## run A
==> flow/design.v (excerpt) <==
module AXI_LITE_PROJ #(
    parameter   ADDRESS     =   32,
    parameter   DATA_WIDTH  =   32
)
(
    input                   clk,
    input                   reset_n,
    input      [31:0]       C_ADRR,
    input      [31:0]       C_DATA,
    input                   C_VALID,
    input                   C_VALID_R,
    input      [31:0]       C_ADRR_R,
    output     [31:0]       C_DATA_READ,
    input      [3:0 ]       C_STRB,
    output reg              READY_S
);
 wire                       S_AWREADY;
 wire                       M_AWVALID;
 wire          [31: 0]      M_AWADDR;
 wire                       S_WREADY;
 wire                       M_WVALID;
 wire          [31: 0]      M_WDATA;
 wire                       S_BVALID;
 wire          [1 : 0]      S_BRESP;
 wire                       M_BREADY;
 wire                       S_ARREADY;
 wire                       M_ARVALID;
  ...
Size: ~4000 cells after synthesis, ~710 flip-flops.
Settings: LEC_CHECK=0, CAP_MARGIN=20, CORE_MARGIN=7, CORE_UTILIZATION=40, CTS_CLUSTER_SIZE=69, MAX_ROUTING_LAYER=met4, PLACE_DENSITY=0.6, SLEW_MARGIN=20; clock period 10.0 ns.
run.sh (not shown) runs the stock make flow with config.mk's settings and CLKGATE_MAP_FILE=.
Run A has completed all stages; timing, DRC and antenna checks passed.
#### Input delta (run B over run A)
- CORE_UTILIZATION changed from 40 to 34
- CORE_ASPECT_RATIO newly set to 1.03
- SETUP_SLACK_MARGIN newly set to 0.58
- PLACE_DENSITY removed (was 0.6)
- CTS_CLUSTER_SIZE removed (was 69)
- MAX_ROUTING_LAYER removed (was met4)
- MIN_ROUTING_LAYER newly set to met1
- CTS_CLUSTER_DIAMETER newly set to 155
- ABC_AREA newly set to 0
- TNS_END_PERCENT newly set to 5
- GPL_ROUTABILITY_DRIVEN newly set to 0
- CELL_PAD_IN_SITES_GLOBAL_PLACEMENT newly set to 2
- the clock period (ns, I/O delays scaled along) changed from 10.0 to 7.87
--- outcome ---
Compared run B vs run A, and length of routed met3 wiring is down in run B.
Relative to run A, ratio of total power to cell area increased by 41 mW/mm^2 in run B.
Clock-buffer cell count in run B is 10 above run A.
From run B to run A, number of hold buffers added after CTS did not move at all.
Going from run A to run B, number of cells on the critical path saw an increase, area of all placed cells without fillers saw an increase, setup slack saw a decrease, chip height saw an increase.
diff inputs: run B => run C
- a change of CORE_UTILIZATION from 34 to 66
- a deleted CORE_ASPECT_RATIO that had been 1.03
- a deleted MIN_ROUTING_LAYER that had been met1
- a deleted ABC_AREA that had been 0
- a change of CORE_MARGIN from 7 to 2
- a deleted CELL_PAD_IN_SITES_GLOBAL_PLACEMENT that had been 2
- a deleted GPL_ROUTABILITY_DRIVEN that had been 0
- a change of SETUP_SLACK_MARGIN from 0.58 to -0.08
- a deleted TNS_END_PERCENT that had been 5
- an added CTS_CLUSTER_SIZE of 51
- a deleted CTS_CLUSTER_DIAMETER that had been 155
- a change of the clock period (ns, I/O delays scaled along) from 7.87 to 6.62
Findings:
The layout from run C, despite a flow that completed every stage, fails the layout checks, with the failing checks listed as setup timing.
Run B → run C: non-clock buffering overhead in the final layout decreased by 0.72 points relative to the old numbers; remaining global-route overflow about even; number of nets in the layout -1.2%; layout overhead on the synthesized area went down.
In the reports for run C and run B, the smaller clock power belongs to run B.
Run B → run C: cell depth of the worst setup path went down 1; total die area -0.073 mm^2; maximum cell stage delay along the critical path fell by 0.13 ns; number of enable flip-flop cells stayed essentially flat; minimum setup slack after placement saw a decrease.
Run B -> run C: final area decreased by a few percent
The following lists how run D was set up differently from run C:
- CAP_MARGIN now 40, was 20
- ABC_AREA now 1, previously not set
- CTS_CLUSTER_DIAMETER now 68, previously not set
- CORE_ASPECT_RATIO now 0.93, previously not set
- TNS_END_PERCENT now 85, previously not set
- GPL_ROUTABILITY_DRIVEN now 1, previously not set
- CORE_MARGIN now 5, was 2
- GPL_TIMING_DRIVEN now 0, previously not set
- SETUP_SLACK_MARGIN now 0.2, was -0.08
- MAX_ROUTING_LAYER now met5, previously not set
- CTS_CLUSTER_SIZE now 69, was 51
- SLEW_MARGIN now 30, was 20
- PLACE_DENSITY_LB_ADDON now 0.18, previously not set
- CORE_UTILIZATION now 64, was 66
- CELL_PAD_IN_SITES_GLOBAL_PLACEMENT now 2, previously not set
- the clock period (ns, I/O delays scaled along) now 10.0, was 6.62
Findings:
Flow for run D halted at global placement without I/O (3_1_place_gp_skip_io), error code FLW-0024. The area share of xor/xnor cells in the synthesized design on run D is in line with that on run C. Comparing run D and run C, the lower starting utilization of the core area was measured on run D. Run D vs run C: post-synthesis sequential area ratio down in run D. Of run D and run C, it is run D that has the lower share of synthesized area spent on multiplexers. Delta (run D minus run C): tally of unique sky130hd cells used after synthesis fell 41%, synthesized area rose 0.0043 mm^2, row count rose 2.1%. Die size: run D and run C compared, lower one is run C. Compared with run C, run D shows summed standard-cell area reported by yosys higher by 9.6%.
Power is estimated from default activity; no workload was simulated.
